## run A
==> flow/design.v <==
module c6502
(
    input               clock,
    input               ce,
    input               reset_n,
    output      [15:0]  address,
    input       [ 7:0]  in,
    output reg  [ 7:0]  out,
    output reg          we
);
assign address = cp ? ab : pc;
localparam
    LDC = 0,
    ZP  = 1,    ZPX = 2,    ZPY = 3,
    ABS = 4,    ABX = 5,    ABY = 6,    ABZ = 7,
    IX  = 8,    IX2 = 9,    IX3 = 10,
    IY  = 11,   IY2 = 12,   IY3 = 13,
    RUN = 14,   BRA = 15,
    JP1 = 16,   JP2 = 17,
    JND = 18,   TRM = 19,   POP = 20,   JSR = 21,
    RTS = 22;
localparam
    ORA = 0,    AND = 1,    EOR = 2,    ADC = 3,
    STA = 4,    LDA = 5,    CMP = 6,    SBC = 7,
    ASL = 8,    ROL = 9,    LSR = 10,   ROR = 11,
    BIT = 13,   DEC = 14,   INC = 15;
localparam
    DST_A = 0,  DST_X = 1,  DST_Y = 2,  DST_S = 3,
    SRC_D = 0,  SRC_X = 1,  SRC_Y = 2,  SRC_A = 3;
reg [ 7:0]  a, x, y, s, p;
reg         cp;
reg [ 4:0]  t;           
reg [ 2:0]  m;           
reg [15:0]  ab, pc;
reg [ 7:0]  op, w;       
reg [ 3:0]  alu;         
reg [ 1:0]  dst, src;
wire [8:0] zpx = in + x;
wire [8:0] zpy = in + y;
wire [3:0] bra = {p[1], p[0], p[6], p[7]};  
wire [7:0] sn  = s + 1;
always @(posedge clock)
if (reset_n == 1'b0) begin
    p  <= 8'b01100001;
    t  <= 1'b0;
    cp <= 1'b0;
    pc <= 16'h0000;
    a  <= 8'h80;
    x  <= 8'hFE;
    y  <= 8'hDA;
    s  <= 8'h00;
    we <= 1'b0;
end
else if (ce) begin
    we  <= 1'b0;
    case (t)
    LDC: begin
        pc  <= pc + 1;
        m   <= 0;
        op  <= in;
        dst <= DST_A;
        src <= SRC_D;
        casex (in)
        8'b010_011_00: t <= JP1;  
        8'b011_011_00: t <= JND;  
        8'b001_000_00: t <= JSR;  
        8'b011_000_00: t <= RTS;  
        8'bxxx_000_x1: t <= IX;
        8'bxxx_010_x1,
        8'b1xx_000_x0: t <= RUN;  
        8'bxxx_100_x1: t <= IY;
        8'bxxx_110_x1: t <= ABY;
        8'bxxx_001_xx: t <= ZP;
        8'bxxx_011_xx,
        8'b001_000_00: t <= ABS;
        8'b10x_101_1x: t <= ZPY;
        8'bxxx_101_xx: t <= ZPX;
        8'b10x_111_1x: t <= ABY;
        8'bxxx_111_xx: t <= ABX;
        8'bxxx_100_00: t <= BRA;
        default:       t <= RUN;
        endcase
        casex (in)
        8'bxxx_xxx_01: begin alu <= in[7:5]; end
        8'b100_xx1_x0: begin alu <= STA; end
        8'b101_xx1_x0,
        8'b101_000_x0,
        8'b101_010_00,
        8'b10x_010_10,
        8'b100_110_00: begin alu <= LDA; end
        8'b11x_000_00,
        8'b11x_xx1_00: begin alu <= CMP; end
        8'b001_0x1_00: begin alu <= BIT; end
        8'b110_xx1_10,
        8'b100_010_00,
        8'b110_010_10: begin alu <= DEC; end
        8'b111_xx1_10,
        8'b11x_010_00: begin alu <= INC; end
        8'b00x_110_00: begin p[0] <= in[5]; t <= LDC; end  
        8'b01x_110_00: begin p[2] <= in[5]; t <= LDC; end  
        8'b101_110_00: begin p[6] <= 1'b0;  t <= LDC; end  
        8'b11x_110_00: begin p[3] <= in[5]; t <= LDC; end  
        8'b0xx_010_10: begin alu <= {1'b1, in[7:5]}; src <= SRC_A; end
        8'b0xx_xx1_10: begin alu <= {1'b1, in[7:5]}; end
        8'b111_010_10: begin t <= LDC; end
        8'b100_110_10: begin t <= LDC; s <= x; end
        8'b101_110_10: begin x <= s; p[7] <= s[7]; p[1] <= s == 0; t <= LDC; end
        8'b0x0_010_00: begin
            t   <= TRM;
            we  <= 1;
            cp  <= 1;
            out <= in[6] ? a : (p | 8'h30);
            ab  <= {8'h01, s};
            s   <= s - 1;
        end
        8'b0x1_010_00: begin t <= POP; cp <= 1; ab <= {8'h01, sn}; s <= sn; end
        8'b011_000_00: begin cp <= 1; ab <= {8'h01, sn}; end
        endcase
        casex (in)
        8'h86, 8'hA6, 8'hB6, 8'h96, 8'h8E, 8'hAE,
        8'hBE, 8'hA2, 8'hCA, 8'hE8, 8'h9A,
        8'hE0, 8'b111_xx1_00:
            dst <= DST_X;
        8'hA0, 8'h84, 8'hA4, 8'h88, 8'hC8,
        8'h8C, 8'hAC, 8'h94, 8'hB4, 8'hBC,
        8'hC0, 8'b110_xx1_00:
            dst <= DST_Y;
        endcase
        case (in)
        8'hE8, 8'hCA, 8'h8A: src <= SRC_X;  
        8'h88, 8'hC8, 8'h98: src <= SRC_Y;  
        8'hA8, 8'hAA: src <= SRC_A;  
        endcase
    end
    ZP:  begin t <= RUN; ab <= in;       cp <= 1; pc <= pc + 1; end
    ZPX: begin t <= RUN; ab <= zpx[7:0]; cp <= 1; pc <= pc + 1; end
    ZPY: begin t <= RUN; ab <= zpy[7:0]; cp <= 1; pc <= pc + 1; end
    ABS: begin t <= ABZ; pc <= pc + 1; ab <= in; end
    ABX: begin t <= ABZ; pc <= pc + 1; ab <= zpx; end
    ABY: begin t <= ABZ; pc <= pc + 1; ab <= zpy; end
    ABZ: begin t <= RUN; pc <= pc + 1; ab[15:8] <= ab[15:8] + in; cp <= 1; end
    IX:  begin t <= IX2; pc <= pc + 1; cp <= 1; ab <= zpx[7:0]; end
    IY:  begin t <= IY2; pc <= pc + 1; cp <= 1; ab <= in; end
    IX2: begin t <= IX3; w  <= in; ab[7:0] <= ab[7:0] + 1; end
    IY2: begin t <= IY3; w  <= in; ab[7:0] <= ab[7:0] + 1; end
    IX3: begin t <= RUN; ab <= {in, w}; end
    IY3: begin t <= RUN; ab <= {in, w} + y; end
    BRA: begin t <= LDC; pc <= pc + 1 + ((bra[op[7:6]] == op[5]) ? {{8{in[7]}}, in[7:0]} : 0); end
    JP1: begin t <= JP2; pc <= pc + 1; w <= in; end
    JP2: begin t <= LDC; pc <= {in, w}; end
    JND: case (m)
        0: begin m <= 1;   ab[ 7:0] <= in; pc <= pc + 1; end
        1: begin m <= 2;   ab[15:8] <= in; pc <= pc + 1; cp <= 1; end
        2: begin m <= 3;   pc[ 7:0] <= in; ab[7:0] <= ab[7:0] + 1; end
        3: begin t <= LDC; pc[15:8] <= in; cp <= 0; end
    endcase
    POP: begin t <= LDC; cp <= 0; if (op[6]) begin a <= in; p[7] <= in[7]; p[1] <= in == 0; end else p <= in; end
    JSR: case (m)
        0: begin m <= 1; w  <= in; pc <= pc + 1; end
        1: begin m <= 2; we <= 1; out <= pc[15:8]; ab      <= {8'h01, s};  pc[15:8] <= in; cp <= 1;end
        2: begin m <= 3; we <= 1; out <= pc[ 7:0]; ab[7:0] <= ab[7:0] - 1; pc[7:0]  <= w;  end
        3: begin t <= LDC; cp <= 0; s <= s - 2; end
    endcase
    RTS: case (m)
        0: begin m <= 1;   pc[7:0] <= in; ab[7:0] <= ab[7:0] + 1; end
        1: begin t <= LDC; pc <= {in, pc[7:0]} + 1; s <= s + 2; cp <= 0; end
    endcase
    RUN: begin
        cp <= 0;
        t  <= LDC;
        casex (op) 8'bxxx_010_x1, 8'b1xx_000_x0: pc <= pc + 1; endcase
        casex (op)
            8'b100_xxx_01,
            8'b100_xx1_x0: begin t <= TRM; out <= R; we <= 1'b1; cp <= 1'b1; end
            8'bxxx_xxx_01,
            8'b0xx_010_10,
            8'b100_010_10,
            8'b100_110_00: begin a <= R; p <= F; end
            8'b101_xx1_00,
            8'b101_000_00,
            8'b1x0_010_00,
            8'b101_010_00: begin y <= R; p <= F; end
            8'b101_xx1_10,
            8'b101_000_10,
            8'b111_010_00,
            8'b110_010_10,
            8'b101_010_10: begin x <= R; p <= F; end
            8'b0xx_xx1_10,
            8'b11x_xx1_10: begin t <= TRM; out <= R; we <= 1'b1; cp <= 1'b1; p <= F; end
            8'b110_xxx_01,
            8'b11x_000_00,
            8'b11x_xx1_00,
            8'b001_0x1_00: begin p <= F; end
        endcase
    end
    TRM: begin cp <= 0; t <= LDC; end
    endcase
end
wire [7:0] op1 =
    dst == DST_A ? a :
    dst == DST_X ? x :
    dst == DST_Y ? y : s;
wire [7:0] op2 =
    src == SRC_A ? a :
    src == SRC_X ? x :
    src == SRC_Y ? y : in;
wire [8:0] R =
    alu == ORA ? op1 | op2 :
    alu == AND ? op1 & op2 :
    alu == EOR ? op1 ^ op2 :
    alu == ADC ? op1 + op2 + cin :
    alu == STA ? op1 :
    alu == LDA ? op2 :
    alu == CMP ? op1 - op2 :
    alu == SBC ? op1 - op2 - !cin :
    alu == ASL ? {op2[6:0], 1'b0} :
    alu == ROL ? {op2[6:0], cin} :
    alu == LSR ? {1'b0, op2[7:1]} :
    alu == ROR ? {cin, op2[7:1]} :
    alu == BIT ? op1 & op2 :
    alu == DEC ? op2 - 1 :
    alu == INC ? op2 + 1 : 0;
wire sign  =  R[7];         
wire zero  = ~|R[7:0];      
wire oadc  = (op1[7] ^ op2[7] ^ 1'b1) & (op1[7] ^ R[7]);
wire osbc  = (op1[7] ^ op2[7] ^ 1'b0) & (op1[7] ^ R[7]);
wire cin   =  p[0];
wire carry =  R[8];
wire [7:0] F =
    alu == ADC ? {sign, oadc, p[5:2], zero,  carry} :
    alu == CMP ? {sign,       p[6:2], zero, ~carry} :
    alu == SBC ? {sign, osbc, p[5:2], zero, ~carry} :
    alu == ASL || alu == ROL ? {sign, p[6:2], zero, op2[7]} :
    alu == LSR || alu == ROR ? {sign, p[6:2], zero, op2[0]} :
    alu == BIT ? {op2[7:6], p[5:2], zero, p[0]} :
                 {sign,     p[6:2], zero, p[0]};
endmodule
clock: 4.03 ns
lec_check: 0
cap_margin: 0
cell_pad_in_sites_global_placement: 0
core_margin: 2
core_utilization: 72
cts_cluster_diameter: 356
cts_cluster_size: 47
gpl_timing_driven: 1
max_routing_layer: met5
place_density_lb_addon: 0.0
setup_slack_margin: 0.23
slew_margin: 25
tns_end_percent: 5
run.sh (not shown) runs the stock make flow with config.mk's settings and CLKGATE_MAP_FILE=.
Nothing crashed in run A and all stages finished; the problem is that the final layout failed, the offending checks being setup timing.
Changes in run B relative to run A:
# run A
export LEC_CHECK = 0
export CAP_MARGIN = 0
export CELL_PAD_IN_SITES_GLOBAL_PLACEMENT = 0
export CORE_MARGIN = 2
export CORE_UTILIZATION = 72
export CTS_CLUSTER_DIAMETER = 356
export CTS_CLUSTER_SIZE = 47
export GPL_TIMING_DRIVEN = 1
export MAX_ROUTING_LAYER = met5
export PLACE_DENSITY_LB_ADDON = 0.0
export SETUP_SLACK_MARGIN = 0.23
export SLEW_MARGIN = 25
export TNS_END_PERCENT = 5
create_clock -name core_clock -period 4.03 [get_ports {clock}]
# run B
export LEC_CHECK = 0
export CAP_MARGIN = 20
export CELL_PAD_IN_SITES_GLOBAL_PLACEMENT = 0
export CORE_MARGIN = 2
export CORE_UTILIZATION = 71
export CTS_CLUSTER_SIZE = 47
export GPL_TIMING_DRIVEN = 1
export MAX_ROUTING_LAYER = met4
export PLACE_DENSITY_LB_ADDON = 0.0
export SETUP_SLACK_MARGIN = 1.44
export SLEW_MARGIN = 25
export TNS_END_PERCENT = 5
create_clock -name core_clock -period 5.01 [get_ports {clock}]
- Every stage of run A finished as expected; the final checks, on the other hand, flagged setup timing, which means the layout fails.
- Both conditions hold for run B: the flow ran to the end and the final layout passed the timing, design-rule and antenna checks.
- Higher sum of negative setup slack was reported by run B, not run A.
- Side by side, wire length turned out lower in run B than in run A.
- Run B vs run A, cell with the biggest individual delay on the critical path: sky130_fd_sc_hd__or4_4 vs sky130_fd_sc_hd__or4_1
- Run A and run B ended up with nearly the same slew of the pin with the lowest slew margin.
- Clock share of power delta (run B -> run A): insignificant
For run C, these inputs were changed with respect to run B:
# run B
export LEC_CHECK = 0
export CAP_MARGIN = 20
export CELL_PAD_IN_SITES_GLOBAL_PLACEMENT = 0
export CORE_MARGIN = 2
export CORE_UTILIZATION = 71
export CTS_CLUSTER_SIZE = 47
export GPL_TIMING_DRIVEN = 1
export MAX_ROUTING_LAYER = met4
export PLACE_DENSITY_LB_ADDON = 0.0
export SETUP_SLACK_MARGIN = 1.44
export SLEW_MARGIN = 25
export TNS_END_PERCENT = 5
create_clock -name core_clock -period 5.01 [get_ports {clock}]
# run C
export LEC_CHECK = 0
export ABC_AREA = 1
export CAP_MARGIN = 20
export CELL_PAD_IN_SITES_GLOBAL_PLACEMENT = 0
export CORE_MARGIN = 2
export CORE_UTILIZATION = 71
export CTS_CLUSTER_SIZE = 47
export GPL_TIMING_DRIVEN = 1
export MAX_ROUTING_LAYER = met4
export PLACE_DENSITY_LB_ADDON = 0.02
export SETUP_SLACK_MARGIN = 1.18
export SLEW_MARGIN = 25
export TNS_END_PERCENT = 75
create_clock -name core_clock -period 4.02 [get_ports {clock}]
Notes after the runs:
Run C: post-synthesis share of cell area spent on xor and xnor gates 3.9 points below run B
Run C against run B: number of clock sinks shows no meaningful change, number of cells in the design after placement shows an increase of about 21%.
Die footprint delta (run C -> run B): insignificant
Status(run C) = ERROR, stage = 5_1_grt
When the final numbers for run C and run B were put side by side, the count of instances resized after the clock tree is built turned out to be smaller in run B.
Setup changes, run C to run D
# run C
export LEC_CHECK = 0
export ABC_AREA = 1
export CAP_MARGIN = 20
export CELL_PAD_IN_SITES_GLOBAL_PLACEMENT = 0
export CORE_MARGIN = 2
export CORE_UTILIZATION = 71
export CTS_CLUSTER_SIZE = 47
export GPL_TIMING_DRIVEN = 1
export MAX_ROUTING_LAYER = met4
export PLACE_DENSITY_LB_ADDON = 0.02
export SETUP_SLACK_MARGIN = 1.18
export SLEW_MARGIN = 25
export TNS_END_PERCENT = 75
create_clock -name core_clock -period 4.02 [get_ports {clock}]
# run D
export LEC_CHECK = 0
export CAP_MARGIN = 20
export CELL_PAD_IN_SITES_GLOBAL_PLACEMENT = 2
export CORE_MARGIN = 4
export CORE_UTILIZATION = 27
export CTS_CLUSTER_SIZE = 47
export GPL_TIMING_DRIVEN = 1
export MAX_ROUTING_LAYER = met4
export PLACE_DENSITY_LB_ADDON = 0.19
export SLEW_MARGIN = 25
export TNS_END_PERCENT = 75
create_clock -name core_clock -period 10.7 [get_ports {clock}]
==> comparison <==
- Run C and run D: one clean run, run D; the rest did not finish clean.
- Run C never completed, since it errored out during 5_1_grt.
- Side by side, yosys stat cell total turned out lower in run D than in run C.
- Taking run C as the reference, in run D weighted congestion at the end of routability-driven global placement dropped 0.29, width of the die higher.
- Looking only at die outline height, and setting everything else aside, the higher value of run C and run D goes to run D.
- Between run C and run D, number of post-CTS setup repair buffers decreased.
## Diff of input files: run E against run D
# run D
export LEC_CHECK = 0
export CAP_MARGIN = 20
export CELL_PAD_IN_SITES_GLOBAL_PLACEMENT = 2
export CORE_MARGIN = 4
export CORE_UTILIZATION = 27
export CTS_CLUSTER_SIZE = 47
export GPL_TIMING_DRIVEN = 1
export MAX_ROUTING_LAYER = met4
export PLACE_DENSITY_LB_ADDON = 0.19
export SLEW_MARGIN = 25
export TNS_END_PERCENT = 75
create_clock -name core_clock -period 10.7 [get_ports {clock}]
# run E
export LEC_CHECK = 0
export ABC_AREA = 1
export CAP_MARGIN = 20
export CELL_PAD_IN_SITES_GLOBAL_PLACEMENT = 2
export CORE_MARGIN = 4
export CORE_UTILIZATION = 28
export CTS_CLUSTER_DIAMETER = 223
export CTS_CLUSTER_SIZE = 99
export GPL_TIMING_DRIVEN = 1
export MAX_ROUTING_LAYER = met4
export PLACE_DENSITY_LB_ADDON = 0.19
export SLEW_MARGIN = 25
export TNS_END_PERCENT = 25
create_clock -name core_clock -period 10.7 [get_ports {clock}]
Findings:
Compared with run D, in run E arrival time of the worst setup path dropped 0.83 ns; total power draw climbed 0.096 mW; worst setup slack climbed 1.05 ns.
Lower number of buffers other than clock buffers in the final layout among run E and run D: run E
Compared with run D, in run E final critical-path share of the clock period moved down, met2 demand-to-capacity share in global routing grew by 5.5 points, part of the power in registers went down by 1.5 points.
> inputs changed (run E -> run F)
# run E
export LEC_CHECK = 0
export ABC_AREA = 1
export CAP_MARGIN = 20
export CELL_PAD_IN_SITES_GLOBAL_PLACEMENT = 2
export CORE_MARGIN = 4
export CORE_UTILIZATION = 28
export CTS_CLUSTER_DIAMETER = 223
export CTS_CLUSTER_SIZE = 99
export GPL_TIMING_DRIVEN = 1
export MAX_ROUTING_LAYER = met4
export PLACE_DENSITY_LB_ADDON = 0.19
export SLEW_MARGIN = 25
export TNS_END_PERCENT = 25
create_clock -name core_clock -period 10.7 [get_ports {clock}]
# run F
export LEC_CHECK = 0
export CAP_MARGIN = 20
export CELL_PAD_IN_SITES_GLOBAL_PLACEMENT = 2
export CORE_MARGIN = 4
export CORE_UTILIZATION = 39
export CTS_CLUSTER_DIAMETER = 283
export CTS_CLUSTER_SIZE = 99
export GPL_TIMING_DRIVEN = 1
export MAX_ROUTING_LAYER = met4
export PLACE_DENSITY_LB_ADDON = 0.19
export SLEW_MARGIN = 25
export TNS_END_PERCENT = 25
create_clock -name core_clock -period 10.7 [get_ports {clock}]
## What came out
Looking at peak per-stage delay on the critical path across run E and run F, the one that comes out higher is run F. Compared with run E, in run F arrival time at the worst endpoint now sits higher, number of DRC markers in iteration 0 climbed 48, share of the yosys chip area belonging to registers closely matched the old numbers, global-route usage went up 4.3 points. Run F ends up with a global-route met1 utilization that is 6.6 points higher than in run E. Looking at insertion delay of the later-clocked pin in the worst-skew pair, run F sits 0.05 ns below run E. Of run E and run F, the lower count of mapped cells out of synthesis belongs to run F. Run F leaves less setup margin than run E. Overall power consumption went down by a few percent going from run E to run F. Run F vs run E, instance count: run F lower.
No activity file was given, so power comes from the tool's default toggle rates.
